==> run a: inputs <==
==> flow/design.v <==
module APB_master(input Transfer,               
                  input Wr_Rd,                  
                  input [4:0] Address,          
                  input [31:0] write_data,      
                  output reg [31:0] read_data,  
                  input PCLK,                   
                  input PRESETn,                
                  input PREADY,                 
                  input [31:0] PRDATA,          
                  input PSLVERR,                
                  output [4:0] PADDR,           
                  output PSELx,                 
                  output PENABLE,               
                  output PWRITE,                
                  output [31:0] PWDATA);        
    parameter IDLE = 2'b00, SETUP = 2'b01, ACCESS = 2'b10;
    (* fsm_encoding = "none" *) reg [1:0] ps;
    reg [1:0] ns;
    reg [4:0]  paddr_q;
    reg        pwrite_q;
    reg [31:0] pwdata_q;
    wire setup_open = PRESETn && Transfer && (ps == SETUP);
    always @(posedge PCLK) begin
        if (!PRESETn)
            ps <= IDLE;
        else
            ps <= ns;
    end
    always @(*) begin
        if (!PRESETn  || !Transfer)
            ns = IDLE;
        else
        begin
            case (ps)
                IDLE:    ns = SETUP;
                SETUP:   ns = PSLVERR ? IDLE : ACCESS;
                ACCESS:  ns = PSLVERR ? IDLE : (PREADY ? SETUP : ACCESS);
                default: ns = IDLE;
            endcase
        end
    end
    assign PSELx   = (ps == SETUP) || (ps == ACCESS);
    assign PENABLE = (ps == ACCESS);
    always @(posedge PCLK) begin
        if (setup_open) begin
            paddr_q  <= Address;
            pwrite_q <= Wr_Rd;
            if (Wr_Rd)
                pwdata_q <= write_data;
        end
    end
    assign PADDR  = setup_open ? Address : paddr_q;
    assign PWRITE = setup_open ? Wr_Rd   : pwrite_q;
    assign PWDATA = (setup_open && Wr_Rd) ? write_data : pwdata_q;
    always @(posedge PCLK) begin
        if (PRESETn && PSELx && PENABLE && PREADY && !PSLVERR && !PWRITE)
            read_data <= PRDATA;
    end
endmodule
module APB_slave(input PCLK,                
                 input PRESETn,             
                 input [4:0] PADDR,         
                 input PSELx,               
                 input PENABLE,             
                 input PWRITE,              
                 input [31:0]PWDATA,        
                 output PREADY,             
                 output [31:0] PRDATA,      
                 output PSLVERR);           
    reg [31:0] mem [0:31];  
    assign PREADY  = PRESETn && PSELx && PENABLE;
    assign PSLVERR = 1'b0;
    always @(posedge PCLK) begin
        if (PRESETn && PSELx && PENABLE && PWRITE)
            mem[PADDR] <= PWDATA;
    end
    assign PRDATA = mem[PADDR];
endmodule
module APB_top(input PCLK,
               input PRESETn,
               input Transfer,
               input Wr_Rd,
               input [4:0] Address,
               input [31:0] write_data,
               output [31:0] read_data);
    wire [4:0] PADDR;
    wire [31:0] PWDATA,PRDATA;
    wire PSELx,PENABLE,PWRITE,PREADY,PSLVERR;
    APB_master Design_master(Transfer,Wr_Rd,Address,write_data,read_data,PCLK,PRESETn,PREADY,PRDATA,PSLVERR,PADDR,PSELx,PENABLE,PWRITE,PWDATA);
    APB_slave Design_slave(PCLK,PRESETn,PADDR,PSELx,PENABLE,PWRITE,PWDATA,PREADY,PRDATA,PSLVERR);
endmodule
==> flow/run.sh <==
#!/bin/bash
# the make line also repeats each setting of config.mk as NAME=value (left out here)
make -C /OpenROAD-flow-scripts/flow DESIGN_CONFIG=/design/flow/config.mk WORK_HOME=/design/flow/orfs CLKGATE_MAP_FILE= finish
==> flow/config.mk <==
export PLATFORM = sky130hd
export DESIGN_NAME = APB_top
export DESIGN_NICKNAME = APB_top
export VERILOG_FILES = /design/flow/design.v
export SDC_FILE = /design/flow/constraint.sdc
export NUM_CORES = 4
export LEC_CHECK = 0
export CAP_MARGIN = 20
export CELL_PAD_IN_SITES_DETAIL_PLACEMENT = 0
export CORE_ASPECT_RATIO = 1.03
export CORE_MARGIN = 2
export CORE_UTILIZATION = 40
export CTS_CLUSTER_SIZE = 57
export GPL_ROUTABILITY_DRIVEN = 0
export MAX_ROUTING_LAYER = met4
export MIN_ROUTING_LAYER = met2
export SLEW_MARGIN = 20
export TNS_END_PERCENT = 80
==> flow/constraint.sdc <==
create_clock -name core_clock -period 3.13 [get_ports {PCLK}]
set_input_delay 0.6260 -clock core_clock [delete_from_list [all_inputs] [get_ports {PCLK}]]
set_output_delay 0.6260 -clock core_clock [all_outputs]
set_load 0.01 [all_outputs]
==> run b: changes against run a <==
Settings changed: CELL_PAD_IN_SITES_DETAIL_PLACEMENT 0 to not set, CORE_ASPECT_RATIO 1.03 to not set, GPL_ROUTABILITY_DRIVEN 0 to not set, TNS_END_PERCENT 80 to 60.
==> flow/constraint.sdc (replaced) <==
create_clock -name core_clock -period 3.9 [get_ports {PCLK}]
set_input_delay 0.7800 -clock core_clock [delete_from_list [all_inputs] [get_ports {PCLK}]]
set_output_delay 0.7800 -clock core_clock [all_outputs]
set_load 0.01 [all_outputs]
==> results <==
Of run b and run a, run b has the higher sequential share of layout area (gap 1.8 points). In flip-flop count, run a and run b do not differ. Die size is the same in run a and run b. Against run b, the register-to-register slack of run a is worse by 0.45 ns. Run a reached the layout checks and failed them: design-rule violations. Run b finished with timing, DRC and antenna clean.


==> willow <==
RTL: the design.v shown in full above, as it stands there.
Settings: LEC_CHECK=0, ABC_AREA=1, CAP_MARGIN=20, CORE_MARGIN=2, CORE_UTILIZATION=72, CTS_CLUSTER_SIZE=76, SETUP_SLACK_MARGIN=-0.12, SLEW_MARGIN=20; clock period 2.19 ns.
run.sh (not shown) runs the stock make flow with config.mk's settings and CLKGATE_MAP_FILE=.
==> violet (differences from willow) <==
- ABC_AREA: 1 -> default
- CORE_UTILIZATION: 72 -> 40
- CTS_CLUSTER_SIZE: 76 -> default
- PLACE_DENSITY: default -> 0.6
- SETUP_SLACK_MARGIN: -0.12 -> default
==> flow/constraint.sdc (replaced) <==
create_clock -name core_clock -period 5.0 [get_ports {PCLK}]
set_input_delay 1.0000 -clock core_clock [delete_from_list [all_inputs] [get_ports {PCLK}]]
set_output_delay 1.0000 -clock core_clock [all_outputs]
set_load 0.01 [all_outputs]
==> delta (differences from willow) <==
- CTS_CLUSTER_SIZE: 76 -> default
- PLACE_DENSITY_LB_ADDON: default -> 0.02
- SETUP_SLACK_MARGIN: -0.12 -> 0.65
==> qor summary <==
Number of well taps: delta 846; violet 1,380; willow 846
Number of warnings the tools reported: delta 30; violet 33; willow 33
Logic share of the area: delta 22.09%; violet 17.43%; willow 21.88%
Worst hold path depth: delta 1; violet 2; willow 1
Sequential cell area share: delta 57.00%; violet 67.73%; willow 58.88%
Mapped Nets: delta 4,352; violet 2,379; willow 4,352
Diodes inserted: delta 4; violet 1; willow 1
Final core utilization: delta 91.66%; violet 46.90%; willow 88.72%
Multi-input logic cell count: delta 2,955; violet 1,102; willow 2,954
Switching power total: delta 17,560 µW; violet 5286 µW; willow 14,550 µW
Outcome: delta finished with violations; violet no timing/DRC/antenna violations; willow finished with violations
Violated checks: delta negative setup slack; violet -; willow negative setup slack
DR vias/cell: delta 7.361; violet 5.663; willow 6.443
Post-CTS setup buffer count: delta 46; violet 0; willow 3
RSZ-0062 raised after global routing: delta yes; violet no; willow yes
Number of failing setup endpoints in the final timing report: delta 1,407; violet 0; willow 1,009
Number of instances in the placed design: delta 5,317; violet 3,765; willow 5,258
Crit path required time: delta 2.66 ns; violet 5.39 ns; willow 2.62 ns
Number of buffer and inverter stages on the critical path: delta 5; violet 3; willow 4
Gpl congestion: delta 0.9020; violet 0.8099; willow 0.8679
Floorplan row count: delta 92; violet 118; willow 92
Part of the total power dissipated in sequential elements: delta 41.9%; violet 47.7%; willow 45.5%
Layout inverter count without the clock tree: delta 25; violet 6; willow 23
Routed wire length per instance: delta 34.60 µm; violet 27.43 µm; willow 27.14 µm


==> 12-15: inputs <==
// APB_top: RTL as listed in full above, without the edits since
clock: 2.19 ns
lec_check: 0
cap_margin: 20
core_margin: 2
core_utilization: 72
cts_cluster_size: 37
place_density: 0.65
setup_slack_margin: 0.55
slew_margin: 20
==> 08-12 (differences from 12-15) <==
CTS_CLUSTER_SIZE = 15   (was 37)
PLACE_DENSITY = unset   (was 0.65)
PLACE_DENSITY_LB_ADDON = 0.03   (was unset)
SETUP_SLACK_MARGIN = 0.54   (was 0.55)
==> flow/constraint.sdc (replaced) <==
create_clock -name core_clock -period 1.89 [get_ports {PCLK}]
set_input_delay 0.3780 -clock core_clock [delete_from_list [all_inputs] [get_ports {PCLK}]]
set_output_delay 0.3780 -clock core_clock [all_outputs]
set_load 0.01 [all_outputs]
==> 12-17 (differences from 12-15) <==
CORE_UTILIZATION = 66   (was 72)
CTS_CLUSTER_SIZE = unset   (was 37)
PLACE_DENSITY = unset   (was 0.65)
PLACE_DENSITY_LB_ADDON = 0.01   (was unset)
SETUP_SLACK_MARGIN = 0.69   (was 0.55)
==> flow/constraint.sdc (replaced) <==
create_clock -name core_clock -period 2.38 [get_ports {PCLK}]
set_input_delay 0.4760 -clock core_clock [delete_from_list [all_inputs] [get_ports {PCLK}]]
set_output_delay 0.4760 -clock core_clock [all_outputs]
set_load 0.01 [all_outputs]
==> 06-09 (differences from 12-15) <==
CORE_UTILIZATION = 40   (was 72)
CTS_CLUSTER_SIZE = unset   (was 37)
PLACE_DENSITY = 0.6   (was 0.65)
SETUP_SLACK_MARGIN = unset   (was 0.55)
==> flow/constraint.sdc (replaced) <==
create_clock -name core_clock -period 2.72 [get_ports {PCLK}]
set_input_delay 0.5440 -clock core_clock [delete_from_list [all_inputs] [get_ports {PCLK}]]
set_output_delay 0.5440 -clock core_clock [all_outputs]
set_load 0.01 [all_outputs]
==> results_tabular.tex <==
% Table of physical implementation metrics
\begin{tabular}{lr}
\hline
Metric & Value \\
\hline
\multicolumn{2}{l}{\textbf{Timing}} \\
\quad Final Setup Violations & 898 \\
\quad Min setup slack post-route & -0.3156 ns \\
\multicolumn{2}{l}{\textbf{Final layout}} \\
\quad Logic inverters & 7 \\
\multicolumn{2}{l}{\textbf{Placed design}} \\
\quad Global placer's final weighted congestion & 0.8375 \\
\multicolumn{2}{l}{\textbf{Worst setup path}} \\
\quad Critical path class & reg2reg \\
\quad Biggest cell delay along the critical path & 0.33 ns \\
\multicolumn{2}{l}{\textbf{Status}} \\
\quad Run status & finished with violations \\
\quad Violated checks & setup timing \\
\multicolumn{2}{l}{\textbf{Die}} \\
\quad Number of well-tap cells placed & 846 \\
\multicolumn{2}{l}{\textbf{Detailed routing}} \\
\quad Top layer used by detailed routing & met4 \\
\quad Post-detailed-routing wire length & 143600 µm \\
\multicolumn{2}{l}{\textbf{Power}} \\
\quad Sequential Power Share & 44.4\% \\
\hline
\end{tabular}
That was 12-17.
==> results_tabular.tex <==
% Table of physical implementation metrics
\begin{tabular}{lr}
\hline
Metric & Value \\
\hline
\multicolumn{2}{l}{\textbf{Timing}} \\
\quad Final Setup Violations & 0 \\
\quad Min setup slack post-route & 0.08544 ns \\
\quad Unrepaired setup endpoints after global routing & no \\
\quad Sum of negative setup slack & 0 ns \\
\multicolumn{2}{l}{\textbf{Final layout}} \\
\quad Final Instance Area & 51340 µm² \\
\quad Logic inverters & 6 \\
\quad Number of inserted filler cells in the final layout & 8417 \\
\multicolumn{2}{l}{\textbf{Placed design}} \\
\quad Number of port buffers & 72 \\
\multicolumn{2}{l}{\textbf{Status}} \\
\quad Run status & complete, no violations \\
\multicolumn{2}{l}{\textbf{Synthesis}} \\
\quad Proportion of synthesized flip-flops having asynchronous set or reset & 0\% \\
\quad Post-synthesis mux area share & 8.732\% \\
\multicolumn{2}{l}{\textbf{Clock tree}} \\
\quad Number of sinks handled by clock tree synthesis & 1096 \\
\multicolumn{2}{l}{\textbf{Worst setup path}} \\
\quad Peak fanout along the critical path & 14 \\
\quad Critical path class & in2reg \\
\quad Biggest cell delay along the critical path & 0.54 ns \\
\quad Cell-by-cell trace of the critical path & clkdlybuf4s50\_1, nand4b\_4, mux2i\_4, buf\_12, buf\_12, buf\_4, mux4\_2, a22oi\_1, nand4\_1 \\
\multicolumn{2}{l}{\textbf{Detailed routing}} \\
\quad DRT Pass-1 Iters & 5 \\
\multicolumn{2}{l}{\textbf{Power}} \\
\quad Sequential Power Share & 46.7\% \\
\multicolumn{2}{l}{\textbf{Die}} \\
\quad Floorplan core area & 103300 µm² \\
\quad Number of well-tap cells placed & 1380 \\
\hline
\end{tabular}
That was 06-09.
==> results_tabular.tex <==
% Table of physical implementation metrics
\begin{tabular}{lr}
\hline
Metric & Value \\
\hline
\multicolumn{2}{l}{\textbf{Placed design}} \\
\quad Global placer's final weighted congestion & 0.8366 \\
\quad Pre-CTS worst setup slack & -1.286 ns \\
\multicolumn{2}{l}{\textbf{Timing}} \\
\quad Min setup slack post-route & -1.538 ns \\
\quad Final Setup Violations & 2145 \\
\multicolumn{2}{l}{\textbf{Die}} \\
\quad Chip area & 59790 µm² \\
\quad Number of core rows & 88 \\
\quad Number of well-tap cells placed & 765 \\
\multicolumn{2}{l}{\textbf{Final layout}} \\
\quad Final Instance Area & 53770 µm² \\
\quad Logic inverters & 6 \\
\multicolumn{2}{l}{\textbf{Status}} \\
\quad Run status & finished with violations \\
\quad Violated checks & setup timing \\
\multicolumn{2}{l}{\textbf{Worst setup path}} \\
\quad Critical path class & reg2reg \\
\quad Biggest cell delay along the critical path & 0.69 ns \\
\multicolumn{2}{l}{\textbf{Detailed routing}} \\
\quad Top layer used by detailed routing & met5 \\
\quad Post-detailed-routing wire length & 196500 µm \\
\multicolumn{2}{l}{\textbf{Synthesis}} \\
\quad Synth warnings & 2 \\
\multicolumn{2}{l}{\textbf{Power}} \\
\quad Net switching fraction of the power & 31.43\% \\
\hline
\end{tabular}
That was 08-12.
==> results_tabular.tex <==
% Table of physical implementation metrics
\begin{tabular}{lr}
\hline
Metric & Value \\
\hline
\multicolumn{2}{l}{\textbf{Status}} \\
\quad Run status & finished with violations \\
\quad Violated checks & setup timing \\
\multicolumn{2}{l}{\textbf{Timing}} \\
\quad Min setup slack post-route & -0.5540 ns \\
\quad Final Setup Violations & 2115 \\
\multicolumn{2}{l}{\textbf{Worst setup path}} \\
\quad Critical path class & reg2reg \\
\quad Biggest cell delay along the critical path & 0.33 ns \\
\multicolumn{2}{l}{\textbf{Power}} \\
\quad Sequential Power Share & 43.8\% \\
\multicolumn{2}{l}{\textbf{Detailed routing}} \\
\quad Top layer used by detailed routing & met5 \\
\quad Post-detailed-routing wire length & 154500 µm \\
\multicolumn{2}{l}{\textbf{Final layout}} \\
\quad Logic inverters & 8 \\
\multicolumn{2}{l}{\textbf{Die}} \\
\quad Number of well-tap cells placed & 765 \\
\hline
\end{tabular}
That was 12-15.
Power is estimated from default activity; no workload was simulated.
